==> flow/design.v <==
module MUX(input [31:0] DMAport, output reg [24:0] out0, out1, out2, out3, out4, out5);
	always @ (*) begin
		out0 = 25'b0;
		out1 = 25'b0;
		out2 = 25'b0;
		out3 = 25'b0;
		out4 = 25'b0;
		out5 = 25'b0;
		case(DMAport[2:0])
			3'b000: out0 = DMAport[31:7];
			3'b001: out1 = DMAport[31:7];
			3'b010: out2 = DMAport[31:7];
			3'b011: out3 = DMAport[31:7];
			3'b100: out4 = DMAport[31:7];
			3'b101: out5 = DMAport[31:7];
			default:;
		endcase
	end
endmodule
module Register(input clk, input rst, input enable, input [23:0] datain, output reg [23:0] dataout);
	always @ (posedge clk or posedge rst) begin
		if (rst)
			dataout <= 24'b0;
		else if(enable)
			dataout <= datain;
	end
endmodule
module Wallace_BaughWooley (
    input  signed [7:0] a,
    input  signed [7:0] b,
    output signed [15:0] prod
);
    assign prod = a * b;
endmodule
module ConvEngine (
    input         clk,
    input         rst,
    input  [31:0] DMAport,        
    input         acc_enable,     
    input         acc_clear,      
    output [31:0] result          
);
    wire [24:0] mux_out0, mux_out1, mux_out2, mux_out3, mux_out4, mux_out5;
    MUX demux (
        .DMAport(DMAport),
        .out0(mux_out0),
        .out1(mux_out1),
        .out2(mux_out2),
        .out3(mux_out3),
        .out4(mux_out4),
        .out5(mux_out5)
    );
    wire [23:0] reg_data [5:0];
    Register reg0 (
        .clk(clk),
        .rst(rst),
        .enable(mux_out0[0]),
        .datain(mux_out0[24:1]),
        .dataout(reg_data[0])
    );
    Register reg1 (
        .clk(clk),
        .rst(rst),
        .enable(mux_out1[0]),
        .datain(mux_out1[24:1]),
        .dataout(reg_data[1])
    );
    Register reg2 (
        .clk(clk),
        .rst(rst),
        .enable(mux_out2[0]),
        .datain(mux_out2[24:1]),
        .dataout(reg_data[2])
    );
    Register reg3 (
        .clk(clk),
        .rst(rst),
        .enable(mux_out3[0]),
        .datain(mux_out3[24:1]),
        .dataout(reg_data[3])
    );
    Register reg4 (
        .clk(clk),
        .rst(rst),
        .enable(mux_out4[0]),
        .datain(mux_out4[24:1]),
        .dataout(reg_data[4])
    );
    Register reg5 (
        .clk(clk),
        .rst(rst),
        .enable(mux_out5[0]),
        .datain(mux_out5[24:1]),
        .dataout(reg_data[5])
    );
    wire signed [7:0] pixel [8:0];
    wire signed [7:0] kernel [8:0];
    assign pixel[0] = reg_data[0][23:16];
    assign pixel[1] = reg_data[0][15:8];
    assign pixel[2] = reg_data[0][7:0];
    assign pixel[3] = reg_data[1][23:16];
    assign pixel[4] = reg_data[1][15:8];
    assign pixel[5] = reg_data[1][7:0];
    assign pixel[6] = reg_data[2][23:16];
    assign pixel[7] = reg_data[2][15:8];
    assign pixel[8] = reg_data[2][7:0];
    assign kernel[0] = reg_data[3][23:16];
    assign kernel[1] = reg_data[3][15:8];
    assign kernel[2] = reg_data[3][7:0];
    assign kernel[3] = reg_data[4][23:16];
    assign kernel[4] = reg_data[4][15:8];
    assign kernel[5] = reg_data[4][7:0];
    assign kernel[6] = reg_data[5][23:16];
    assign kernel[7] = reg_data[5][15:8];
    assign kernel[8] = reg_data[5][7:0];
    wire signed [15:0] prod [8:0];
    Wallace_BaughWooley mult0 (.a(pixel[0]), .b(kernel[0]), .prod(prod[0]));
    Wallace_BaughWooley mult1 (.a(pixel[1]), .b(kernel[1]), .prod(prod[1]));
    Wallace_BaughWooley mult2 (.a(pixel[2]), .b(kernel[2]), .prod(prod[2]));
    Wallace_BaughWooley mult3 (.a(pixel[3]), .b(kernel[3]), .prod(prod[3]));
    Wallace_BaughWooley mult4 (.a(pixel[4]), .b(kernel[4]), .prod(prod[4]));
    Wallace_BaughWooley mult5 (.a(pixel[5]), .b(kernel[5]), .prod(prod[5]));
    Wallace_BaughWooley mult6 (.a(pixel[6]), .b(kernel[6]), .prod(prod[6]));
    Wallace_BaughWooley mult7 (.a(pixel[7]), .b(kernel[7]), .prod(prod[7]));
    Wallace_BaughWooley mult8 (.a(pixel[8]), .b(kernel[8]), .prod(prod[8]));
    wire signed [31:0] prod_ext [8:0];
    assign prod_ext[0] = {{16{prod[0][15]}}, prod[0]};
    assign prod_ext[1] = {{16{prod[1][15]}}, prod[1]};
    assign prod_ext[2] = {{16{prod[2][15]}}, prod[2]};
    assign prod_ext[3] = {{16{prod[3][15]}}, prod[3]};
    assign prod_ext[4] = {{16{prod[4][15]}}, prod[4]};
    assign prod_ext[5] = {{16{prod[5][15]}}, prod[5]};
    assign prod_ext[6] = {{16{prod[6][15]}}, prod[6]};
    assign prod_ext[7] = {{16{prod[7][15]}}, prod[7]};
    assign prod_ext[8] = {{16{prod[8][15]}}, prod[8]};
    wire signed [31:0] sum_products;
    assign sum_products = prod_ext[0] + prod_ext[1] + prod_ext[2] +
                          prod_ext[3] + prod_ext[4] + prod_ext[5] +
                          prod_ext[6] + prod_ext[7] + prod_ext[8];
    reg signed [31:0] accumulator;
    always @(posedge clk or posedge rst) begin
        if (rst) begin
            accumulator <= 32'b0;
        end else if (acc_clear) begin
            accumulator <= 32'b0;
        end else if (acc_enable) begin
            accumulator <= accumulator + sum_products;
        end
    end
    assign result = accumulator;
endmodule
==> flow/run.sh <==
#!/bin/bash
# the make line also repeats each setting of config.mk as NAME=value (left out here)
make -C /OpenROAD-flow-scripts/flow DESIGN_CONFIG=/design/flow/config.mk WORK_HOME=/design/flow/orfs CLKGATE_MAP_FILE= finish
==> flow/config.mk <==
export PLATFORM = sky130hd
export DESIGN_NAME = ConvEngine
export DESIGN_NICKNAME = ConvEngine
export VERILOG_FILES = /design/flow/design.v
export SDC_FILE = /design/flow/constraint.sdc
export NUM_CORES = 4
export LEC_CHECK = 0
export ABC_AREA = 1
export CAP_MARGIN = 0
export CELL_PAD_IN_SITES_DETAIL_PLACEMENT = 0
export CELL_PAD_IN_SITES_GLOBAL_PLACEMENT = 1
export CORE_ASPECT_RATIO = 1.03
export CORE_MARGIN = 5
export CORE_UTILIZATION = 21
export CTS_CLUSTER_SIZE = 11
export GPL_ROUTABILITY_DRIVEN = 0
export GPL_TIMING_DRIVEN = 1
export HOLD_SLACK_MARGIN = 0.03
export MAX_ROUTING_LAYER = met4
export MIN_ROUTING_LAYER = met1
export PLACE_DENSITY = 0.78
export SETUP_SLACK_MARGIN = -0.64
export SLEW_MARGIN = 20
==> flow/constraint.sdc <==
create_clock -name core_clock -period 11.6 [get_ports {clk}]
set_input_delay 2.3200 -clock core_clock [delete_from_list [all_inputs] [get_ports {clk}]]
set_output_delay 2.3200 -clock core_clock [all_outputs]
set_load 0.01 [all_outputs]
==> results of run 1 <==
[layout make-up]
type,instances,area (um2),share of cell area
multi-input combinational,2373,26200,0.654
timing repair buffer,75,721,0.0179
inverter,1424,5350,0.133
clock inverter,13,144,0.00358
sequential,176,4400,0.110
clock buffer,19,433,0.0108
tap,2276,2850,0.0709
[stage by stage]
step,std cells
floorplan,4143
global placement,6324
detailed placement,6324
CTS,6356
global route,6356
finish,6356
[layer usage]
| layer | track usage | vias to the layer above |
|---|---|---|
| li1 | - | 11300 |
| met1 | 0.135 | 12500 |
| met2 | 0.198 | 584 |
| met3 | 0.0114 | 122 |
| met4 | 0.0421 | 0 |
| met5 | - | - |
==> results_dict.tcl, run 1 <==
# metrics dict for downstream scripts
set metrics [dict create \
    status "no timing/DRC/antenna violations" \
    clk_path_buf_depth 2 \
    edf_count 0 \
    clock_latency_ns 0.51 \
    cts_hold_buf 0 \
    dpl-instance-area_um2 39600 \
    min_from "reg5.dataout[7]" \
    grt_usage 0.113 \
    ctsHtreeMaxLevel 4 \
    post-place-ws_ns 2.70 \
    critPathLaunchType "register" \
    nNetsFinal 5226 \
    wl_met2_um 49800 \
    crit_family "adder cells" \
    common_cells "inv_1 (1,422), fa_1 (908), nand2_1 (809), ha_1 (215), o21ai_0 (178)" \
    dp_hpwl_um 83900 \
    yosys-top-cells-area "fa_1 (50%), inv_1 (15%), dfrtp_1 (12%), nand2_1 (8.3%), ha_1 (7.3%)" \
    avgSynthCellArea_um2 8.84 \
    reg2reg_setup_slack_ns 2.74 \
    cts_sinks 176 \
    rsz0062_at_grt "false" \
    top_area_frac 0.496 \
    yosysTopAreaCell "fa_1" \
    crit_path_end_kind "register" \
    m1WireLength_um 37500 \
    synth.distinct_cells 40 \
    fp.dieH_um 434 \
    ios 68 \
    numCtsBuffers 17 \
    r2r-end "accumulator[30]" \
    max_stage_delay_ns 0.78 \
    reg2reg_depth 25 \
    utilization 0.232 \
    hp-class "register to register" \
    finalSetupTns_ns 0 \
    max_cap_violations 0 \
    hold_viol_final 0 \
    crit_start "reg1.dataout[23]" \
    tritoncts "done" \
    root_buffer "clkbuf_16" \
    xor_share 0.00167 \
    min_path_cells 2 \
    slowest_stage "fa_1" \
    period_used_share 0.764 \
    area_delta_synth_final_pct 9.58 \
    rows 155 \
    drc 0 \
    ys_seq_elements 176 \
    grt_first_pass_wirelength_um 156000 \
    slew_headroom 0.304 \
    critPathMaxFanout 9 \
    finalInstanceArea_um2 40200 \
    dieArea_um2 183000 \
    cp.depth 25 \
    routed-via-count 24500 \
    synth.cellmix.adderShare 0.570 \
    yosys_warnings 3 \
    fp_util 0.211 \
    wl_um 95500 \
    yosysChipArea_um2 36600 \
    ys_seq_frac 0.120 \
    logic_family "adder cells" \
    n_antenna_cell 0 \
    antenna_found_initial 1 \
    die_x_um 422 \
    ys_cells 4143 \
    warnings 36 \
    timing.fmax_mhz 113 \
    dr.pass1.iters 7 \
    synth_area_um2 36600 \
    critPathKind "register to register" \
    worst_path_most_repeated_cell "fa_1" \
    setup_violations 0 \
    hold_slack_ns 0.542 \
    drtAntennaViolNets 0 \
    grt_max_degree 107 \
    yosys.cell_count.top_type "inv_1" \
    drv_slew 0 \
    clk_pin_slew_ns 0.09 \
    fp_nets 5302 \
    worstPathRequired_ns 11.99 \
    synthCells 4143 \
    final.fill_count 18900 \
    routed_via_density 3.86 \
    worst_pin_slew_ns 1.04 \
    grt-ovfl-total 0 \
    ctsResizeCount 0 \
    worstHoldEndpoint "reg5.dataout[7]" \
    simple_gate_area_frac 0.109 \
    clock_skew_ns 0.0173 \
    core_area_um2 173000 \
    ys.flop_type "dfrtp_1" \
    min_period_ns 8.86 \
    synthArstFlopShare 1.00 \
    drtIter0Drc 1519 \
    crit_path_end "accumulator[30]" \
    io_buffers 63 \
    reg2reg_from "reg1.dataout[23]" \
    crit_buf_inv 5 \
    dr_wl_met3_um 4210 \
    wl_per_cell_um 15.0 \
    setup_ws_ns 2.74 \
    critPathArrivalTime_ns 9.25 \
    aoi_share 0.0363 \
    mux_area_frac 0 \
    postCtsSetupRepairBufs 0 \
    grt_pass1_vias 26900 \
    highest-signal-layer "met4" \
]
==> run 2: changes to the inputs <==
- ABC_AREA: 1 -> unset
- CAP_MARGIN: 0 -> 20
- CELL_PAD_IN_SITES_DETAIL_PLACEMENT: 0 -> unset
- CELL_PAD_IN_SITES_GLOBAL_PLACEMENT: 1 -> unset
- CORE_ASPECT_RATIO: 1.03 -> unset
- CORE_MARGIN: 5 -> 2
- CORE_UTILIZATION: 21 -> 64
- CTS_CLUSTER_SIZE: 11 -> 96
- GPL_ROUTABILITY_DRIVEN: 0 -> unset
- GPL_TIMING_DRIVEN: 1 -> unset
- HOLD_SLACK_MARGIN: 0.03 -> unset
- MAX_ROUTING_LAYER: met4 -> unset
- MIN_ROUTING_LAYER: met1 -> unset
- PLACE_DENSITY: 0.78 -> unset
- SETUP_SLACK_MARGIN: -0.64 -> unset
- clock period: 11.6 -> 7.92 ns (I/O delays scaled with it)
==> results_dict.tcl, run 2 <==
# metrics dict for downstream scripts
set metrics [dict create \
    status "failed layout checks" \
    check-failures "negative setup slack" \
    drc 0 \
    ys_seq_elements 176 \
    common_cells "inv_1 (1,044), fa_1 (908), and2_1 (307), ha_1 (215), nand2_1 (214)" \
    period_used_share 1.09 \
    grt-ovfl-total 0 \
    rsz0062_at_grt "true" \
    cts_hold_buf 0 \
    max_stage_delay_ns 0.62 \
    area_delta_synth_final_pct 15.7 \
    aoi_share 0.0189 \
    synthArstFlopShare 1.00 \
    timing.fmax_mhz 116 \
    reg2reg_setup_slack_ns -0.68 \
    worstHoldEndpoint "reg4.dataout[5]" \
    dp_hpwl_um 79700 \
    rows 86 \
    simple_gate_area_frac 0.0995 \
    critPathLaunchType "register" \
    io_buffers 63 \
    crit_buf_inv 7 \
    die_x_um 240 \
    slowest_stage "fa_1" \
    fp_nets 4522 \
    max_cap_violations 0 \
    cts_sinks 176 \
    slew_headroom 0.394 \
    yosysChipArea_um2 35700 \
    routed-via-count 23700 \
    worst_path_most_repeated_cell "fa_1" \
    warnings 42 \
    yosys_warnings 3 \
    grt_pass1_vias 27000 \
    hold_viol_final 0 \
    synth_area_um2 35700 \
    synthCells 3363 \
    ys_cells 3363 \
    yosysTopAreaCell "fa_1" \
    drtAntennaViolNets 0 \
    yosys.cell_count.top_type "inv_1" \
    min_from "reg4.dataout[5]" \
    logic_family "adder cells" \
    core_area_um2 55200 \
    fp.dieH_um 240 \
    drv_slew 0 \
    critPathArrivalTime_ns 9.03 \
    finalInstanceArea_um2 41400 \
    drtIter0Drc 1407 \
    r2r-end "accumulator[31]" \
    root_buffer "clkbuf_16" \
    antenna_found_initial 1 \
    crit_start "reg1.dataout[23]" \
    ys.flop_type "dfrtp_1" \
    setup_ws_ns -0.684 \
    avgSynthCellArea_um2 10.6 \
    routed_via_density 5.25 \
    logic_area_um2 27900 \
    dpl-instance-area_um2 39800 \
    crit_path_end_kind "register" \
    worst_pin_slew_ns 0.910 \
    final.fill_count 3955 \
    critPathKind "register to register" \
    top_area_frac 0.509 \
    wl_um 92600 \
    clock_skew_ns 0.0190 \
    grt_first_pass_wirelength_um 149000 \
    clock_latency_ns 0.52 \
    reg2reg_depth 26 \
    flop_area_um2 4450 \
    min_path_cells 1 \
    ios 68 \
    ctsHtreeMaxLevel 4 \
    clk_pin_slew_ns 0.08 \
    mux_area_frac 0.0504 \
    edf_count 0 \
    dr.pass1.iters 5 \
    synth.cellmix.adderShare 0.584 \
    synth.distinct_cells 57 \
    grt_usage 0.353 \
    gp_routability_congestion 0.925 \
    xor_share 0.00858 \
    grt_max_degree 104 \
    numCtsBuffers 17 \
    crit_family "adder cells" \
    reg2reg_from "reg1.dataout[23]" \
    ys_seq_frac 0.123 \
    dieArea_um2 57800 \
    min_period_ns 8.60 \
    cp.depth 26 \
    fp_util 0.647 \
    tritoncts "done" \
    crit_path_end "accumulator[31]" \
    worstPathRequired_ns 8.35 \
    setup_violations 19 \
    wl_per_cell_um 20.5 \
    clk_path_buf_depth 2 \
    yosys-top-cells-area "fa_1 (51%), dfrtp_1 (12%), inv_1 (11%), ha_1 (7.5%), and2_1 (5.4%)" \
    critPathMaxFanout 7 \
    nNetsFinal 4905 \
    hp-class "register to register" \
]
## run 2: through the flow
step                instances  hold WS, ns   util  TNS (ns)  setup WS, ns
finish                   4509        0.573  0.749     -7.54        -0.684
global route             4507        0.589  0.749    -12.34        -0.928
CTS                      4491        0.566  0.741     -6.97        -0.719
detailed placement       4436        0.540  0.720     -9.48        -0.888
global placement         4436        0.513  0.720     -7.17        -0.748
floorplan                3363        0.567      -    -0.394        -0.204
## run 2: cell type report
type	count	area share
Multi-Input combinational cell	2086	0.674
Sequential cell	176	0.108
Inverter	1044	0.0952
Timing Repair Buffer	421	0.0853
Tap cell	748	0.0226
Clock buffer	18	0.0106
Clock inverter	14	0.00451
Antenna cell	2	0.000121
## run 2: metal layers
metal	up-vias	track usage	wire length [um]
li1	10400	-	-
met1	12400	0.476	37500
met2	708	0.564	44900
met3	167	0.0763	6120
met4	0	0.143	4180
met5	-	0	0
## run 2: what timing repair did
item	CTS	global route
endpoints found under the setup margin	20	22
pin swaps	54	68
resized	105	97
setup buffers	24	18
gates cloned	1	0
==> run 3: changes to the inputs <==
- CAP_MARGIN: 20 -> 0
- CORE_ASPECT_RATIO: unset -> 0.91
- CORE_UTILIZATION: 64 -> 72
- CTS_CLUSTER_DIAMETER: unset -> 131
- CTS_CLUSTER_SIZE: 96 -> 76
- PLACE_DENSITY_LB_ADDON: unset -> 0.04
- SETUP_SLACK_MARGIN: unset -> 1.6
- clock period: 7.92 -> 5.47 ns (I/O delays scaled with it)
==> results_dict.tcl, run 3 <==
# metrics dict for downstream scripts
set metrics [dict create \
    max_stage_delay_ns 0.62 \
    wl_um 105000 \
    ctsHtreeMaxLevel 4 \
    numCtsBuffers 17 \
    synth_area_um2 35700 \
    clk_pin_slew_ns 0.09 \
    crit_path_end "accumulator[31]" \
    max_cap_violations 0 \
    tritoncts "done" \
    min_period_ns 8.63 \
    yosysTopAreaCell "fa_1" \
    rows 77 \
    grt-ovfl-total 0 \
    check-failures "negative setup slack" \
    ys_cells 3363 \
    xor_share 0.00858 \
    crit_path_end_kind "register" \
    cts_hold_buf 0 \
    rsz0062_at_grt "true" \
    finalSetupTns_ns -74.40 \
    drtAntennaViolNets 0 \
    worst_path_most_repeated_cell "fa_1" \
    gp_routability_congestion 0.987 \
    grt_pass1_vias 29000 \
    slew_headroom 0.232 \
    fp_util 0.732 \
    root_buffer "clkbuf_16" \
    worstPathRequired_ns 5.90 \
    crit_family "adder cells" \
    nNetsFinal 5006 \
    avgSynthCellArea_um2 10.6 \
    grt_first_pass_wirelength_um 164000 \
    synthCells 3363 \
    synth.distinct_cells 57 \
    aoi_share 0.0189 \
    dr.pass1.iters 10 \
    drv_slew 0 \
    mux_area_frac 0.0504 \
    yosys_warnings 3 \
    yosys-top-cells-area "fa_1 (51%), dfrtp_1 (12%), inv_1 (11%), ha_1 (7.5%), and2_1 (5.4%)" \
    status "failed layout checks" \
    synthArstFlopShare 1.00 \
    ios 68 \
    clock_latency_ns 0.52 \
    drc 0 \
    simple_gate_area_frac 0.0995 \
    critPathMaxFanout 9 \
    cp.depth 25 \
    ys_seq_elements 176 \
    core_area_um2 48800 \
    synth.cellmix.adderShare 0.584 \
    dieArea_um2 51400 \
    dp_hpwl_um 84700 \
    io_buffers 63 \
    crit_start "reg4.dataout[12]" \
    slowest_stage "fa_1" \
    die_x_um 238 \
    setup_violations 29 \
    period_used_share 1.58 \
    drtIter0Drc 2536 \
    hp-class "register to register" \
    ys_seq_frac 0.123 \
    reg2reg_setup_slack_ns -3.16 \
    clk_path_buf_depth 2 \
    post-place-ws_ns -3.17 \
    fp_nets 4522 \
    hold_viol_final 0 \
    min_from "reg0.dataout[7]" \
    routed_via_density 5.73 \
    crit_buf_inv 6 \
    timing.fmax_mhz 116 \
    wl_per_cell_um 23.4 \
    grt_max_degree 156 \
    worstHoldEndpoint "reg0.dataout[7]" \
    edf_count 0 \
    reg2reg_depth 25 \
    setup_ws_ns -3.16 \
    worst_pin_slew_ns 1.15 \
    common_cells "inv_1 (1,044), fa_1 (908), and2_1 (307), ha_1 (215), nand2_1 (214)" \
    reg2reg_from "reg4.dataout[12]" \
    critPathLaunchType "register" \
    yosysChipArea_um2 35700 \
    critPathKind "register to register" \
    area_delta_synth_final_pct 18.8 \
    logic_family "adder cells" \
    cts_sinks 176 \
    warnings 40 \
    critPathArrivalTime_ns 9.06 \
    clock_skew_ns 0.0187 \
    min_path_cells 1 \
    grt_usage 0.434 \
    routed-via-count 25800 \
    ys.flop_type "dfrtp_1" \
    antenna_found_initial 2 \
    top_area_frac 0.509 \
    r2r-end "accumulator[31]" \
    yosys.cell_count.top_type "inv_1" \
    fp.dieH_um 217 \
]
[run 3: repair_timing]
item	CTS	global route
cloned	0	0
endpoints found under the setup margin	31	31
resized	198	113
setup buffers	44	35
pin swaps	141	124
[run 3: layout make-up]
cell class                      instances  area, um2
Antenna cell                            1       2.50
Fill cell                            2460       6400
Clock buffer                           20        437
Timing Repair Buffer                  522       4390
Multi-Input combinational cell       2086      28300
Clock inverter                         12        121
Sequential cell                       176       4470
Tap cell                              632        791
Inverter                             1044       3930
[run 3: per-layer routing]
metal / global-route usage / up-vias / share of wire
met1: 0.593 / 13200 / 0.37
met2: 0.662 / 1581 / 0.46
met3: 0.107 / 348 / 0.11
li1: - / 10600 / -
met5: 0 / - / 0
met4: 0.216 / 0 / 0.061
[run 3: per-stage QoR]
step           hold slack (ns)  cells   util  instance area, um2
2_1_floorplan            0.571   3363      -               36200
3_3_place_gp             0.598   4381  0.823               40200
3_5_place_dp             0.618   4381  0.823               40200
4_1_cts                  0.626   4457  0.855               41800
5_1_grt                  0.602   4492  0.869               42400
6_report                 0.583   4493  0.869               42400
==> run 4: changes to the inputs <==
- ABC_AREA: unset -> 1
- CAP_MARGIN: 0 -> 20
- CORE_ASPECT_RATIO: 0.91 -> unset
- CTS_CLUSTER_DIAMETER: 131 -> 232
- CTS_CLUSTER_SIZE: 76 -> unset
- MAX_ROUTING_LAYER: unset -> met4
- PLACE_DENSITY_LB_ADDON: 0.04 -> 0.06
- SETUP_SLACK_MARGIN: 1.6 -> unset
- clock period: 5.47 -> 7.58 ns (I/O delays scaled with it)
==> results_dict.tcl, run 4 <==
# metrics dict for downstream scripts
set metrics [dict create \
    drtIter0Drc 2865 \
    crit_buf_inv 10 \
    worst_path_most_repeated_cell "fa_1" \
    synth.cellmix.adderShare 0.570 \
    grt_first_pass_wirelength_um 162000 \
    ys_cells 4143 \
    fp_util 0.730 \
    setup_ws_ns -0.367 \
    mux_area_frac 0 \
    reg2reg_from "reg0.dataout[23]" \
    hold_viol_final 0 \
    dr.pass1.iters 7 \
    reg2reg_depth 32 \
    gp_routability_congestion 0.971 \
    worst_pin_slew_ns 0.757 \
    avgSynthCellArea_um2 8.84 \
    area_delta_synth_final_pct 16.7 \
    ys.flop_type "dfrtp_1" \
    yosysChipArea_um2 36600 \
    yosys-top-cells-area "fa_1 (50%), inv_1 (15%), dfrtp_1 (12%), nand2_1 (8.3%), ha_1 (7.3%)" \
    warnings 37 \
    rows 82 \
    antenna_found_initial 2 \
    min_period_ns 7.95 \
    yosysTopAreaCell "fa_1" \
    io_buffers 63 \
    common_cells "inv_1 (1,422), fa_1 (908), nand2_1 (809), ha_1 (215), o21ai_0 (178)" \
    simple_gate_area_frac 0.109 \
    clk_path_buf_depth 2 \
    root_buffer "clkbuf_16" \
    crit_path_end_kind "register" \
    yosys.cell_count.top_type "inv_1" \
    drc 0 \
    finalInstanceArea_um2 42800 \
    yosys_warnings 3 \
    dp_hpwl_um 82700 \
    dpl-instance-area_um2 40300 \
    critPathArrivalTime_ns 8.38 \
    crit_family "adder cells" \
    clock_skew_ns 0.00900 \
    aoi_share 0.0363 \
    critPathKind "register to register" \
    max_cap_violations 0 \
    min_from "reg3.dataout[5]" \
    cts_hold_buf 0 \
    nNetsFinal 5613 \
    xor_share 0.00167 \
    min_path_cells 2 \
    fp.dieH_um 230 \
    drv_slew 0 \
    rsz0062_at_grt "true" \
    drtAntennaViolNets 0 \
    status "failed layout checks" \
    clock_latency_ns 0.49 \
    wl_met2_um 47300 \
    die_x_um 230 \
    critPathMaxFanout 8 \
    synth_area_um2 36600 \
    wl_um 103000 \
    dr_wl_met3_um 11500 \
    utilization 0.853 \
    hp-class "register to register" \
    wl_per_cell_um 20.1 \
    worstPathRequired_ns 8.01 \
    critPathLaunchType "register" \
    m1WireLength_um 37600 \
    top_area_frac 0.496 \
    synth.distinct_cells 40 \
    fp_nets 5302 \
    numCtsBuffers 17 \
    edf_count 0 \
    synthCells 4143 \
    period_used_share 1.05 \
    setup_violations 22 \
    crit_path_end "accumulator[31]" \
    clk_pin_slew_ns 0.08 \
    max_stage_delay_ns 0.70 \
    reg2reg_setup_slack_ns -0.37 \
    cts_sinks 176 \
    crit_start "reg0.dataout[23]" \
    ys_seq_frac 0.120 \
    grt_max_degree 84 \
    ios 68 \
    check-failures "negative setup slack" \
    dieArea_um2 52700 \
    hold_slack_ns 0.541 \
    worstHoldEndpoint "reg3.dataout[5]" \
    slowest_stage "fa_2" \
    logic_family "adder cells" \
    grt-ovfl-total 0 \
    synthArstFlopShare 1.00 \
    core_area_um2 50200 \
    grt_usage 0.426 \
    cp.depth 32 \
    routed-via-count 28000 \
    ctsHtreeMaxLevel 4 \
    highest-signal-layer "met4" \
    slew_headroom 0.496 \
    timing.fmax_mhz 126 \
    r2r-end "accumulator[31]" \
    routed_via_density 5.45 \
    tritoncts "done" \
    grt_pass1_vias 29800 \
    ys_seq_elements 176 \
]
==> run 4: area by class of cell <==
| class | instances | area (um2) |
|---|---|---|
| multi-input combinational | 2373 | 27500 |
| fill | 2770 | 7390 |
| inverter | 1424 | 5390 |
| sequential | 176 | 4440 |
| timing repair buffer | 462 | 3970 |
| tap | 672 | 841 |
| clock buffer | 19 | 453 |
| clock inverter | 13 | 160 |
| antenna | 5 | 12.5 |
==> run 4: timing repair <==
| action | in CTS | in global routing |
|---|---|---|
| gates resized | 248 | 190 |
| pin swaps | 123 | 141 |
| setup endpoints to repair | 25 | 25 |
| gates cloned | 1 | 0 |
| buffers inserted | 35 | 23 |
==> run 4: stage by stage <==
step	setup TNS, ns	cells	setup WS [ns]
final	-5.43	5144	-0.367
after CTS	-1.93	5118	-0.207
after global routing	-9.96	5141	-0.542
after detailed placement	-6.97	5051	-0.464
after floorplan	-0.0154	4143	-0.0154
after global placement	-5.52	5051	-0.436
==> run 4: layer usage <==
layer  global-route usage  vias to the layer above
met2                0.625                     1586
li1                     -                    12100
met3               0.0964                      373
met5                    -                        -
met1                0.564                    14000
met4                0.223                        0
==> run 5: changes to the inputs <==
- CORE_ASPECT_RATIO: unset -> 0.88
- CTS_CLUSTER_DIAMETER: 232 -> 238
- CTS_CLUSTER_SIZE: unset -> 61
- SETUP_SLACK_MARGIN: unset -> 1.93
- clock period: 7.58 -> 6.5 ns (I/O delays scaled with it)
==> results_dict.tcl, run 5 <==
# metrics dict for downstream scripts
set metrics [dict create \
    status "failed layout checks" \
    synthArstFlopShare 1.00 \
    grt_usage 0.437 \
    root_buffer "clkbuf_16" \
    simple_gate_area_frac 0.109 \
    ios 68 \
    ctsHtreeMaxLevel 4 \
    worstHoldEndpoint "accumulator[0]" \
    numCtsBuffers 17 \
    logic_family "adder cells" \
    antenna_found_initial 2 \
    clock_skew_ns 0.0124 \
    logic_area_um2 27800 \
    period_used_share 1.24 \
    setup_violations 28 \
    xor_share 0.00167 \
    cts_hold_buf 0 \
    dp.cells 5072 \
    hold_viol_final 0 \
    crit_path_end "accumulator[31]" \
    routed-via-count 28900 \
    fp.dieH_um 216 \
    worst_path_most_repeated_cell "buf_4" \
    reg2reg_depth 45 \
    critPathKind "register to register" \
    common_cells "inv_1 (1,422), fa_1 (908), nand2_1 (809), ha_1 (215), o21ai_0 (178)" \
    grt_first_pass_wirelength_um 166000 \
    min_period_ns 8.03 \
    stdcell_count 5227 \
    rows 77 \
    crit_path_end_kind "register" \
    post-place-ws_ns -1.36 \
    grt_max_degree 132 \
    setup_ws_ns -1.53 \
    aoi_share 0.0363 \
    core_area_um2 50300 \
    final.fill_count 2572 \
    grt-ovfl-total 0 \
    dr.pass1.iters 9 \
    avgSynthCellArea_um2 8.84 \
    crit_family "buffers and inverters" \
    top_area_frac 0.496 \
    cts_sinks 176 \
    check-failures "negative setup slack" \
    fp_util 0.729 \
    clock_latency_ns 0.52 \
    edf_count 0 \
    mux_area_frac 0 \
    utilization 0.872 \
    grt_pass1_vias 30200 \
    timing.fmax_mhz 125 \
    drtIter0Drc 3282 \
    clk_path_buf_depth 2 \
    critPathArrivalTime_ns 8.44 \
    min_from "accumulator[0]" \
    drv_slew 0 \
    yosys_warnings 3 \
    slew_headroom 0.293 \
    yosysChipArea_um2 36600 \
    drtAntennaViolNets 0 \
    slowest_stage "fa_2" \
    r2r-end "accumulator[31]" \
    max_stage_delay_ns 0.61 \
    warnings 40 \
    yosysTopAreaCell "fa_1" \
    yosys.cell_count.top_type "inv_1" \
    synth_area_um2 36600 \
    ys.flop_type "dfrtp_1" \
    rsz0062_at_grt "true" \
    synth.cellmix.adderShare 0.570 \
    ys_seq_frac 0.120 \
    io_buffers 63 \
    crit_buf_inv 26 \
    wl_per_cell_um 21.0 \
    worstPathRequired_ns 6.91 \
    flop_area_um2 4480 \
    fp_nets 5302 \
    area_delta_synth_final_pct 19.7 \
    dieArea_um2 52700 \
    die_x_um 244 \
    min_path_cells 1 \
    drc 0 \
    cp.depth 45 \
    wl_um 110000 \
    clk_pin_slew_ns 0.08 \
    crit_start "reg2.dataout[7]" \
    gp_routability_congestion 0.967 \
    dp_hpwl_um 83300 \
    critPathMaxFanout 5 \
    ys_seq_elements 176 \
    tritoncts "done" \
    critPathLaunchType "register" \
    ys_cells 4143 \
    max_cap_violations 0 \
    worst_pin_slew_ns 1.06 \
    synth.distinct_cells 40 \
    yosys-top-cells-area "fa_1 (50%), inv_1 (15%), dfrtp_1 (12%), nand2_1 (8.3%), ha_1 (7.3%)" \
    reg2reg_from "reg2.dataout[7]" \
    hold_slack_ns 0.552 \
    routed_via_density 5.52 \
    reg2reg_setup_slack_ns -1.53 \
    nNetsFinal 5697 \
    synthCells 4143 \
    hp-class "register to register" \
]
## run 5: through the flow
step                cell area [um2]  setup TNS [ns]
finish                        43900          -33.75
global route                  43900          -38.20
CTS                           42600          -28.80
detailed placement            40900          -31.97
global placement              40900          -29.84
floorplan                     37800          -16.01
## run 5: area by class of cell
cell class / instances / share of cell area
multi-input combinational: 2373 / 0.634
timing repair buffer: 546 / 0.108
inverter: 1424 / 0.123
tap: 671 / 0.0191
sequential: 176 / 0.102
clock inverter: 13 / 0.00422
clock buffer: 19 / 0.00987
antenna: 5 / 0.000285
## run 5: per-layer routing
| layer | GRT usage | share of wire | wire length, um | vias to the layer above |
|---|---|---|---|---|
| li1 | - | - | - | 12200 |
| met1 | 0.595 | 0.37 | 40300 | 14400 |
| met2 | 0.607 | 0.45 | 50000 | 1827 |
| met3 | 0.150 | 0.13 | 14000 | 372 |
| met4 | 0.177 | 0.051 | 5620 | 0 |
| met5 | - | 0 | 0 | - |
## run 5: repair_timing
action	CTS	global route
buffers inserted	59	58
pin swaps	108	212
resized	209	274
cloned	1	0
setup endpoints to repair	30	30
==> run 6: changes to the inputs <==
- CELL_PAD_IN_SITES_DETAIL_PLACEMENT: unset -> 0
- CORE_ASPECT_RATIO: 0.88 -> unset
- CORE_MARGIN: 2 -> 5
- CORE_UTILIZATION: 72 -> 22
- CTS_CLUSTER_DIAMETER: 238 -> 259
- CTS_CLUSTER_SIZE: 61 -> 100
- GPL_ROUTABILITY_DRIVEN: unset -> 0
- GPL_TIMING_DRIVEN: unset -> 1
- PLACE_DENSITY: unset -> 0.78
- PLACE_DENSITY_LB_ADDON: 0.06 -> unset
- SETUP_SLACK_MARGIN: 1.93 -> -0.89
- TNS_END_PERCENT: unset -> 100
- clock period: 6.5 -> 9.4 ns (I/O delays scaled with it)
==> results_dict.tcl, run 6 <==
# metrics dict for downstream scripts
set metrics [dict create \
    drc 0 \
    fp_util 0.222 \
    stdcell_count 6279 \
    edf_count 0 \
    dr.pass1.iters 6 \
    r2r-end "accumulator[31]" \
    numCtsBuffers 17 \
    warnings 36 \
    synth_area_um2 36600 \
    critPathKind "register to register" \
    drtIter0Drc 2052 \
    drtAntennaViolNets 0 \
    period_used_share 0.936 \
    min_period_ns 8.80 \
    critPathLaunchType "register" \
    finalSetupTns_ns 0 \
    wl_um 94300 \
    clock_latency_ns 0.49 \
    clk_pin_slew_ns 0.08 \
    routed_via_density 4.12 \
    yosys-top-cells-area "fa_1 (50%), inv_1 (15%), dfrtp_1 (12%), nand2_1 (8.3%), ha_1 (7.3%)" \
    grt_first_pass_wirelength_um 154000 \
    cts_sinks 176 \
    root_buffer "clkbuf_16" \
    worstPathRequired_ns 9.79 \
    synthArstFlopShare 1.00 \
    final.fill_count 17300 \
    critPathArrivalTime_ns 9.19 \
    ctsResizeCount 0 \
    ys_seq_frac 0.120 \
    crit_path_end_kind "register" \
    reg2reg_setup_slack_ns 0.60 \
    dieArea_um2 175000 \
    logic_family "adder cells" \
    drv_slew 0 \
    common_cells "inv_1 (1,422), fa_1 (908), nand2_1 (809), ha_1 (215), o21ai_0 (178)" \
    nNetsFinal 5235 \
    synthCells 4143 \
    top_area_frac 0.496 \
    crit_path_end "accumulator[31]" \
    tritoncts "done" \
    antenna_found_initial 10 \
    clock_skew_ns 0.0110 \
    grt-ovfl-total 0 \
    grt_pass1_vias 28400 \
    wl_per_cell_um 15.0 \
    setup_violations 0 \
    worst_path_most_repeated_cell "fa_1" \
    dp.cells 6246 \
    worstHoldEndpoint "reg5.dataout[7]" \
    rows 149 \
    reg2reg_depth 25 \
    status "no timing/DRC/antenna violations" \
    max_stage_delay_ns 0.78 \
    crit_buf_inv 5 \
    ys.flop_type "dfrtp_1" \
    ys_seq_elements 176 \
    critPathMaxFanout 9 \
    dp_hpwl_um 82100 \
    timing.fmax_mhz 114 \
    cts_hold_buf 0 \
    mux_area_frac 0 \
    aoi_share 0.0363 \
    yosys.cell_count.top_type "inv_1" \
    crit_start "reg4.dataout[16]" \
    yosys_warnings 3 \
    rsz0062_at_grt "false" \
    hp-class "register to register" \
    slew_headroom 0.297 \
    routed-via-count 25900 \
    postCtsSetupRepairBufs 0 \
    slowest_stage "fa_1" \
    grt_usage 0.116 \
    area_delta_synth_final_pct 9.43 \
    io_buffers 63 \
    die_x_um 418 \
    xor_share 0.00167 \
    yosysTopAreaCell "fa_1" \
    fp.dieH_um 418 \
    worst_pin_slew_ns 1.05 \
    ctsHtreeMaxLevel 4 \
    min_path_cells 2 \
    clk_path_buf_depth 2 \
    synth.distinct_cells 40 \
    avgSynthCellArea_um2 8.84 \
    crit_family "adder cells" \
    min_from "reg5.dataout[7]" \
    synth.cellmix.adderShare 0.570 \
    yosysChipArea_um2 36600 \
    grt_max_degree 118 \
    simple_gate_area_frac 0.109 \
    hold_viol_final 0 \
    cp.depth 25 \
    fp_nets 5302 \
    max_cap_violations 0 \
    core_area_um2 165000 \
    reg2reg_from "reg4.dataout[16]" \
    ys_cells 4143 \
    ios 68 \
]
## run 6: final cells by class
type	instances	area, um2	share of cell area
diodes	2	5.00	0.000125
clock buffers	19	443	0.0110
clock inverters	12	121	0.00303
inverters	1424	5350	0.133
multi-input cells	2373	26200	0.655
flip-flops and latches	176	4400	0.110
well taps	2189	2740	0.0683
repair buffers	84	788	0.0197
## run 6: through the flow
| step | utilization | instance area [um2] | setup slack (ns) | hold slack, ns |
|---|---|---|---|---|
| floorplan | - | 36600 | 1.54 | 0.481 |
| global placement | 0.239 | 39500 | 0.667 | 0.511 |
| detailed placement | 0.239 | 39500 | 0.621 | 0.529 |
| CTS | 0.242 | 40100 | 0.559 | 0.548 |
| global route | 0.242 | 40100 | 0.114 | 0.591 |
| finish | 0.242 | 40100 | 0.602 | 0.556 |
## run 6: per-layer routing
layer / up-vias / track usage / part of all wire
met5: - / - / 0
met4: 0 / 0.0777 / 0.082
met2: 1208 / 0.192 / 0.50
met1: 13000 / 0.129 / 0.34
li1: 11300 / - / -
met3: 311 / 0.0180 / 0.079
==> run 7: changes to the inputs <==
- CELL_PAD_IN_SITES_DETAIL_PLACEMENT: 0 -> unset
- CORE_MARGIN: 5 -> 2
- CORE_UTILIZATION: 22 -> 66
- CTS_CLUSTER_DIAMETER: 259 -> 233
- GPL_ROUTABILITY_DRIVEN: 0 -> unset
- GPL_TIMING_DRIVEN: 1 -> unset
- MAX_ROUTING_LAYER: met4 -> unset
- PLACE_DENSITY: 0.78 -> unset
- SETUP_SLACK_MARGIN: -0.89 -> unset
- TNS_END_PERCENT: 100 -> 10
- clock period: 9.4 -> 5.61 ns (I/O delays scaled with it)
==> results_dict.tcl, run 7 <==
# metrics dict for downstream scripts
set metrics [dict create \
    status "failed layout checks" \
    check-failures "negative setup slack" \
    yosys_warnings 3 \
    critPathLaunchType "register" \
    clock_skew_ns 0.0124 \
    synthArstFlopShare 1.00 \
    drc 0 \
    logic_family "adder cells" \
    ctsHtreeMaxLevel 4 \
    crit_path_end_kind "register" \
    grt_first_pass_wirelength_um 160000 \
    finalSetupTns_ns -54.98 \
    dr_wl_met3_um 9180 \
    dp_hpwl_um 87000 \
    critPathMaxFanout 7 \
    reg2reg_from "reg2.dataout[7]" \
    finalInstanceArea_um2 42600 \
    top_area_frac 0.496 \
    crit_buf_inv 11 \
    synth.cellmix.adderShare 0.570 \
    dp.cells 5205 \
    wl_um 99900 \
    ys_cells 4143 \
    common_cells "inv_1 (1,422), fa_1 (908), nand2_1 (809), ha_1 (215), o21ai_0 (178)" \
    grt_usage 0.381 \
    yosysChipArea_um2 36600 \
    grt_pass1_vias 28000 \
    hp-class "register to register" \
    yosys.cell_count.top_type "inv_1" \
    fp_nets 5302 \
    dpl-instance-area_um2 41500 \
    setup_violations 29 \
    rsz0062_at_grt "true" \
    reg2reg_setup_slack_ns -2.21 \
    aoi_share 0.0363 \
    rows 86 \
    dieArea_um2 57400 \
    area_delta_synth_final_pct 16.4 \
    cp.depth 31 \
    min_path_cells 2 \
    m1WireLength_um 42100 \
    timing.fmax_mhz 128 \
    setup_ws_ns -2.21 \
    worstPathRequired_ns 6.01 \
    utilization 0.775 \
    clock_latency_ns 0.52 \
    reg2reg_depth 31 \
    ys_seq_frac 0.120 \
    ys.flop_type "dfrtp_1" \
    period_used_share 1.39 \
    fp.dieH_um 240 \
    crit_start "reg2.dataout[7]" \
    max_stage_delay_ns 0.55 \
    gp_routability_congestion 0.951 \
    crit_path_end "accumulator[22]" \
    io_buffers 63 \
    worstHoldEndpoint "reg4.dataout[6]" \
    mux_area_frac 0 \
    max_cap_violations 0 \
    r2r-end "accumulator[22]" \
    clk_pin_slew_ns 0.07 \
    yosysTopAreaCell "fa_1" \
    nNetsFinal 5655 \
    critPathKind "register to register" \
    min_from "reg4.dataout[6]" \
    cts_sinks 176 \
    routed-via-count 26700 \
    highest-signal-layer "met5" \
    slowest_stage "fa_1" \
    antenna_found_initial 0 \
    synthCells 4143 \
    dr.pass1.iters 5 \
    min_period_ns 7.82 \
    slew_headroom 0.298 \
    numCtsBuffers 17 \
    synth_area_um2 36600 \
    drv_slew 0 \
    stdcell_count 5258 \
    hold_viol_final 0 \
    synth.distinct_cells 40 \
    avgSynthCellArea_um2 8.84 \
    grt-ovfl-total 0 \
    crit_family "adder cells" \
    edf_count 0 \
    die_x_um 240 \
    grt_max_degree 99 \
    ios 68 \
    ys_seq_elements 176 \
    fp_util 0.666 \
    simple_gate_area_frac 0.109 \
    clk_path_buf_depth 2 \
    tritoncts "done" \
    root_buffer "clkbuf_16" \
    yosys-top-cells-area "fa_1 (50%), inv_1 (15%), dfrtp_1 (12%), nand2_1 (8.3%), ha_1 (7.3%)" \
    drtIter0Drc 2447 \
    wl_met2_um 45400 \
    critPathArrivalTime_ns 8.22 \
    drtAntennaViolNets 0 \
    wl_per_cell_um 19.0 \
    worst_pin_slew_ns 1.05 \
    warnings 39 \
    xor_share 0.00167 \
    routed_via_density 5.07 \
    worst_path_most_repeated_cell "fa_1" \
    core_area_um2 55000 \
]
## run 7: what timing repair did
action | CTS | global route
gates resized | 89 | 51
hold buffers | 0 | 0
buffers inserted | 12 | 8
setup endpoints to repair | 29 | 29
pin swaps | 35 | 26
## run 7: area by class of cell
type / count / area (um2)
multi-input cells: 2373 / 27000
well taps: 748 / 936
inverters: 1424 / 5370
clock buffers: 18 / 439
flip-flops and latches: 176 / 4440
clock inverters: 14 / 154
repair buffers: 504 / 4240
fillers: 3948 / 12400
diodes: 1 / 2.50
## run 7: metal layers
metal,vias up,GRT usage
met3,119,0.0921
met5,-,0.00519
met1,13300,0.556
met4,2,0.109
li1,12200,-
met2,1065,0.576
## run 7: per-stage QoR
stage	setup WS, ns	hold WS (ns)
global route	-2.46	0.609
finish	-2.21	0.564
detailed placement	-2.35	0.538
global placement	-2.31	0.542
floorplan	-1.75	0.481
CTS	-2.18	0.555
==> run 8: changes to the inputs <==
- ABC_AREA: 1 -> unset
- CAP_MARGIN: 20 -> 0
- CORE_ASPECT_RATIO: unset -> 0.91
- CORE_UTILIZATION: 66 -> 72
- CTS_CLUSTER_DIAMETER: 233 -> 131
- CTS_CLUSTER_SIZE: 100 -> 76
- PLACE_DENSITY_LB_ADDON: unset -> 0.0
- SETUP_SLACK_MARGIN: unset -> 1.2
- TNS_END_PERCENT: 10 -> 40
- clock period: 5.61 -> 9.06 ns (I/O delays scaled with it)
==> results_dict.tcl, run 8 <==
# metrics dict for downstream scripts
set metrics [dict create \
    xor_share 0.00858 \
    synthArstFlopShare 1.00 \
    slowest_stage "fa_2" \
    crit_buf_inv 8 \
    max_cap_violations 0 \
    post-place-ws_ns 0.0673 \
    wl_per_cell_um 21.6 \
    rows 77 \
    min_path_cells 2 \
    logic_family "adder cells" \
    r2r-end "accumulator[31]" \
    dieArea_um2 51400 \
    fp_util 0.732 \
    grtUsageMet3 0.106 \
    rsz0062_at_grt "true" \
    ios 68 \
    mux_area_frac 0.0504 \
    reg2reg_depth 27 \
    ys_seq_elements 176 \
    edf_count 0 \
    tritoncts "done" \
    grt_max_degree 81 \
    critPathArrivalTime_ns 9.19 \
    hold_slack_ns 0.573 \
    drv_slew 0 \
    dp_hpwl_um 73900 \
    root_buffer "clkbuf_16" \
    gp_routability_congestion 0.924 \
    period_used_share 0.967 \
    grt-ovfl-total 0 \
    critPathLaunchType "register" \
    clk_pin_slew_ns 0.09 \
    logic_area_um2 27800 \
    grt_pass1_vias 26600 \
    timing.fmax_mhz 114 \
    status "no timing/DRC/antenna violations" \
    clk_path_buf_depth 2 \
    hold_viol_final 0 \
    routed-via-count 23500 \
    worst_path_most_repeated_cell "fa_1" \
    die_x_um 238 \
    fp_nets 4522 \
    synthCells 3363 \
    worst_pin_slew_ns 0.954 \
    critPathKind "register to register" \
    utilization 0.811 \
    ys.flop_type "dfrtp_1" \
    cp.depth 27 \
    flop_area_um2 4500 \
    clock_skew_ns 0.0170 \
    drtAntennaViolNets 0 \
    ys_cells 3363 \
    synth.cellmix.adderShare 0.584 \
    yosys-top-cells-area "fa_1 (51%), dfrtp_1 (12%), inv_1 (11%), ha_1 (7.5%), and2_1 (5.4%)" \
    finalSetupTns_ns 0 \
    drc 0 \
    grt_first_pass_wirelength_um 147000 \
    avgSynthCellArea_um2 10.6 \
    clock_latency_ns 0.51 \
    grt_usage 0.389 \
    io_buffers 63 \
    nNetsFinal 4714 \
    stdcell_count 4200 \
    yosys.cell_count.top_type "inv_1" \
    reg2reg_setup_slack_ns 0.30 \
    min_from "accumulator[3]" \
    wl_um 90900 \
    critPathMaxFanout 5 \
    min_period_ns 8.76 \
    max_stage_delay_ns 0.64 \
    synth.distinct_cells 57 \
    ctsHtreeMaxLevel 4 \
    fp.dieH_um 217 \
    crit_path_end_kind "register" \
    n_antenna_cell 0 \
    top_area_frac 0.509 \
    worstHoldEndpoint "accumulator[3]" \
    hp-class "register to register" \
    worstPathRequired_ns 9.49 \
    synth_area_um2 35700 \
    grt_util_met1 0.537 \
    crit_family "adder cells" \
    setup_ws_ns 0.296 \
    cts_sinks 176 \
    crit_path_end "accumulator[31]" \
    warnings 37 \
    cts_hold_buf 0 \
    common_cells "inv_1 (1,044), fa_1 (908), and2_1 (307), ha_1 (215), nand2_1 (214)" \
    reg2reg_from "reg1.dataout[7]" \
    antenna_found_initial 2 \
    drtIter0Drc 1813 \
    dp.cells 4041 \
    grt-busiest-layer "met2" \
    ys_seq_frac 0.123 \
    slew_headroom 0.361 \
    aoi_share 0.0189 \
    simple_gate_area_frac 0.0995 \
    setup_violations 0 \
    yosysTopAreaCell "fa_1" \
    numCtsBuffers 17 \
    core_area_um2 48800 \
    area_delta_synth_final_pct 10.8 \
    yosysChipArea_um2 35700 \
    final.fill_count 2962 \
    crit_start "reg1.dataout[7]" \
    use_met2 0.597 \
    yosys_warnings 3 \
    dr.pass1.iters 5 \
    routed_via_density 5.59 \
]
==> run 8: routing by layer <==
metal / part of all wire / vias to the layer above
met3: 0.10 / 185
met5: 0.00013 / -
met1: 0.38 / 12300
met2: 0.47 / 1051
li1: - / 10000
met4: 0.043 / 2
==> run 8: through the flow <==
step / cell area [um2]
floorplan: 36000
global placement: 37500
detailed placement: 37500
CTS: 39300
global route: 39600
finish: 39600
==> run 8: area by class of cell <==
class                      instances  share of cell area
sequential                       176               0.114
inverter                        1044              0.0996
multi-input combinational       2086               0.701
timing repair buffer             230              0.0499
clock buffer                      17              0.0107
tap                              632              0.0200
clock inverter                    15             0.00515
==> run 8: repair_timing <==
| item | CTS | global route |
|---|---|---|
| pin swaps | 105 | 48 |
| setup endpoints to repair | 22 | 22 |
| resized | 162 | 46 |
| setup buffers | 101 | 26 |
==> run 9: changes to the inputs <==
- CAP_MARGIN: 0 -> 20
- CORE_ASPECT_RATIO: 0.91 -> unset
- CORE_UTILIZATION: 72 -> 26
- CTS_CLUSTER_DIAMETER: 131 -> unset
- CTS_CLUSTER_SIZE: 76 -> unset
- PLACE_DENSITY_LB_ADDON: 0.0 -> unset
- SETUP_SLACK_MARGIN: 1.2 -> unset
- TNS_END_PERCENT: 40 -> unset
- clock period: 9.06 -> 13.1 ns (I/O delays scaled with it)
==> results_dict.tcl, run 9 <==
# metrics dict for downstream scripts
set metrics [dict create \
    die_x_um 375 \
    drc 0 \
    yosys-top-cells-area "fa_1 (51%), dfrtp_1 (12%), inv_1 (11%), ha_1 (7.5%), and2_1 (5.4%)" \
    timing.fmax_mhz 103 \
    antenna_found_initial 3 \
    xor_share 0.00858 \
    numCtsBuffers 17 \
    r2r-end "accumulator[31]" \
    ys_seq_elements 176 \
    routed_via_density 4.15 \
    synthCells 3363 \
    clock_latency_ns 0.52 \
    hold_viol_final 0 \
    n_antenna_cell 0 \
    root_buffer "clkbuf_16" \
    ys.flop_type "dfrtp_1" \
    ctsHtreeMaxLevel 4 \
    warnings 34 \
    yosys_warnings 3 \
    worstPathRequired_ns 13.55 \
    ys_cells 3363 \
    synth_area_um2 35700 \
    drtIter0Drc 1127 \
    crit_family "adder cells" \
    core_area_um2 137000 \
    fp.dieH_um 375 \
    common_cells "inv_1 (1,044), fa_1 (908), and2_1 (307), ha_1 (215), nand2_1 (214)" \
    critPathMaxFanout 15 \
    dr.pass1.iters 7 \
    postCtsSetupRepairBufs 0 \
    grt_usage 0.133 \
    avgSynthCellArea_um2 10.6 \
    edf_count 0 \
    reg2reg_from "reg5.dataout[0]" \
    hold_slack_ns 0.597 \
    rsz0062_at_grt "false" \
    mux_area_frac 0.0504 \
    worstHoldEndpoint "accumulator[21]" \
    ctsResizeCount 0 \
    clk_pin_slew_ns 0.10 \
    gp_routability_congestion 0.869 \
    min_from "accumulator[21]" \
    yosysChipArea_um2 35700 \
    finalSetupTns_ns 0 \
    synth.cellmix.adderShare 0.584 \
    logic_area_um2 27200 \
    hp-class "register to register" \
    dp_hpwl_um 75400 \
    crit_start "reg5.dataout[0]" \
    crit_path_end "accumulator[31]" \
    area_delta_synth_final_pct 9.37 \
    crit_buf_inv 6 \
    yosys.cell_count.top_type "inv_1" \
    slowest_stage "fa_1" \
    rows 136 \
    critPathKind "register to register" \
    io_buffers 63 \
    cp.depth 26 \
    drtAntennaViolNets 0 \
    setup_violations 0 \
    cts_hold_buf 0 \
    clock_skew_ns 0.0374 \
    wl_per_cell_um 16.6 \
    top_area_frac 0.509 \
    worst_path_most_repeated_cell "fa_1" \
    logic_family "adder cells" \
    synth.distinct_cells 57 \
    clk_path_buf_depth 2 \
    reg2reg_depth 26 \
    ys_seq_frac 0.123 \
    wl_um 86500 \
    slew_headroom 0.303 \
    simple_gate_area_frac 0.0995 \
    min_path_cells 2 \
    max_cap_violations 0 \
    grt_max_degree 68 \
    status "no timing/DRC/antenna violations" \
    grt_first_pass_wirelength_um 143000 \
    period_used_share 0.744 \
    cts_sinks 176 \
    drv_slew 0 \
    critPathLaunchType "register" \
    worst_pin_slew_ns 1.04 \
    crit_path_end_kind "register" \
    fp_nets 4522 \
    nNetsFinal 4560 \
    reg2reg_setup_slack_ns 3.35 \
    flop_area_um2 4400 \
    routed-via-count 21600 \
    grt_pass1_vias 23900 \
    yosysTopAreaCell "fa_1" \
    max_stage_delay_ns 1.23 \
    min_period_ns 9.75 \
    critPathArrivalTime_ns 10.20 \
    dieArea_um2 140000 \
    aoi_share 0.0189 \
    fp_util 0.261 \
    ios 68 \
    grt-ovfl-total 0 \
    synthArstFlopShare 1.00 \
    final.fill_count 14200 \
    tritoncts "done" \
]
## run 9: cell type report
| cell class | count | share of cell area |
|---|---|---|
| clock buffers | 18 | 0.0110 |
| multi-input cells | 2086 | 0.696 |
| flip-flops and latches | 176 | 0.113 |
| inverters | 1044 | 0.100 |
| well taps | 1794 | 0.0574 |
| repair buffers | 76 | 0.0185 |
| clock inverters | 14 | 0.00355 |
## run 9: layer usage
| layer | share of wire | wire length (um) | track usage |
|---|---|---|---|
| met4 | 0.019 | 1600 | 0.0306 |
| met5 | 0.00014 | 12 | 0 |
| met1 | 0.44 | 37900 | 0.185 |
| met3 | 0.040 | 3420 | 0.0134 |
| met2 | 0.50 | 43600 | 0.223 |
## run 9: through the flow
| step | utilization | setup WS, ns | instance area, um2 | cells |
|---|---|---|---|---|
| after CTS | 0.285 | 3.32 | 39100 | 5208 |
| after floorplan | - | 4.41 | 35700 | 3363 |
| final | 0.285 | 3.35 | 39100 | 5208 |
| after detailed placement | 0.281 | 3.33 | 38500 | 5176 |
| after global placement | 0.281 | 3.42 | 38500 | 5176 |
| after global routing | 0.285 | 2.80 | 39100 | 5208 |
==> run 10: changes to the inputs <==
- ABC_AREA: unset -> 1
- CELL_PAD_IN_SITES_DETAIL_PLACEMENT: unset -> 0
- CORE_ASPECT_RATIO: unset -> 0.71
- CORE_UTILIZATION: 26 -> 72
- CTS_CLUSTER_DIAMETER: unset -> 231
- CTS_CLUSTER_SIZE: unset -> 56
- GPL_ROUTABILITY_DRIVEN: unset -> 0
- GPL_TIMING_DRIVEN: unset -> 1
- MAX_ROUTING_LAYER: unset -> met5
- PLACE_DENSITY_LB_ADDON: unset -> 0.04
- clock period: 13.1 -> 6.82 ns (I/O delays scaled with it)
==> results_dict.tcl, run 10 <==
# metrics dict for downstream scripts
set metrics [dict create \
    grt_usage 0.421 \
    reg2reg_depth 30 \
    r2r-end "accumulator[22]" \
    hold_viol_final 0 \
    edf_count 0 \
    nNetsFinal 5642 \
    finalInstanceArea_um2 42900 \
    dpl-instance-area_um2 41000 \
    synthArstFlopShare 1.00 \
    wl_per_cell_um 20.4 \
    check-failures "negative setup slack" \
    critPathLaunchType "register" \
    max_stage_delay_ns 0.62 \
    min_from "accumulator[1]" \
    rows 69 \
    avgSynthCellArea_um2 8.84 \
    final.fill_count 2710 \
    fp.dieH_um 194 \
    ctsHtreeMaxLevel 4 \
    critPathMaxFanout 7 \
    dieArea_um2 52700 \
    grt-ovfl-total 0 \
    clk_pin_slew_ns 0.08 \
    period_used_share 1.18 \
    min_path_cells 1 \
    dr.pass1.iters 9 \
    synthCells 4143 \
    wl_um 105000 \
    io_buffers 63 \
    fp_nets 5302 \
    warnings 37 \
    top_area_frac 0.496 \
    routed-via-count 28100 \
    aoi_share 0.0363 \
    cts_sinks 176 \
    rsz0062_at_grt "true" \
    common_cells "inv_1 (1,422), fa_1 (908), nand2_1 (809), ha_1 (215), o21ai_0 (178)" \
    yosys-top-cells-area "fa_1 (50%), inv_1 (15%), dfrtp_1 (12%), nand2_1 (8.3%), ha_1 (7.3%)" \
    worst_path_most_repeated_cell "fa_1" \
    clk_path_buf_depth 2 \
    mux_area_frac 0 \
    core_area_um2 50200 \
    ios 68 \
    crit_buf_inv 10 \
    crit_path_end_kind "register" \
    max_cap_violations 0 \
    drtAntennaViolNets 0 \
    grt_max_degree 84 \
    synth.distinct_cells 40 \
    die_x_um 272 \
    yosysChipArea_um2 36600 \
    setup_violations 27 \
    worstPathRequired_ns 7.19 \
    utilization 0.856 \
    clock_latency_ns 0.49 \
    root_buffer "clkbuf_16" \
    clock_skew_ns 0.0207 \
    crit_path_end "accumulator[22]" \
    critPathArrivalTime_ns 8.44 \
    worstHoldEndpoint "accumulator[1]" \
    numCtsBuffers 17 \
    xor_share 0.00167 \
    drc 0 \
    worst_pin_slew_ns 0.969 \
    status "failed layout checks" \
    synth_area_um2 36600 \
    routed_via_density 5.43 \
    logic_family "adder cells" \
    slowest_stage "fa_2" \
    flop_area_um2 4470 \
    reg2reg_from "reg0.dataout[23]" \
    ys_seq_frac 0.120 \
    crit_family "adder cells" \
    yosys_warnings 3 \
    timing.fmax_mhz 124 \
    tritoncts "done" \
    drv_slew 0 \
    finalSetupTns_ns -24.32 \
    grt_pass1_vias 29900 \
    logic_area_um2 27500 \
    drtIter0Drc 3173 \
    ys_seq_elements 176 \
    cts_hold_buf 0 \
    reg2reg_setup_slack_ns -1.24 \
    simple_gate_area_frac 0.109 \
    slew_headroom 0.352 \
    dp_hpwl_um 86000 \
    antenna_found_initial 1 \
    yosys.cell_count.top_type "inv_1" \
    crit_start "reg0.dataout[23]" \
    fp_util 0.730 \
    setup_ws_ns -1.24 \
    synth.cellmix.adderShare 0.570 \
    grt_first_pass_wirelength_um 166000 \
    ys_cells 4143 \
    critPathKind "register to register" \
    area_delta_synth_final_pct 17.2 \
    min_period_ns 8.06 \
    cp.depth 30 \
    hp-class "register to register" \
    yosysTopAreaCell "fa_1" \
    ys.flop_type "dfrtp_1" \
]
[run 10: layer usage]
metal  share of wire  up-vias  GRT usage
li1                -    12100          -
met1            0.39    13900      0.624
met2            0.43     1858      0.588
met3            0.15      262      0.158
met4           0.035        0      0.121
met5               0        -          0
[run 10: area by class of cell]
class                      count  area share
antenna                        5    0.000291
clock buffer                  18      0.0102
clock inverter                14     0.00309
inverter                    1424       0.125
multi-input combinational   2373       0.641
sequential                   176       0.104
tap                          674      0.0196
timing repair buffer         491      0.0965
[run 10: metrics by stage]
step           hold WS, ns  worst slack [ns]  cells
6_report             0.557             -1.24   5175
5_1_grt              0.595             -1.41   5170
4_1_cts              0.559            -0.963   5148
3_5_place_dp         0.541             -1.14   5086
3_3_place_gp         0.530             -1.11   5086
2_1_floorplan        0.481            -0.535   4143
[run 10: repair_timing]
| item | CTS | global route |
|---|---|---|
| cloned | 1 | 0 |
| pin swaps | 76 | 60 |
| setup endpoints to repair | 27 | 28 |
| hold endpoints to repair | 0 | 0 |
| gates resized | 177 | 153 |
| buffers inserted | 30 | 22 |
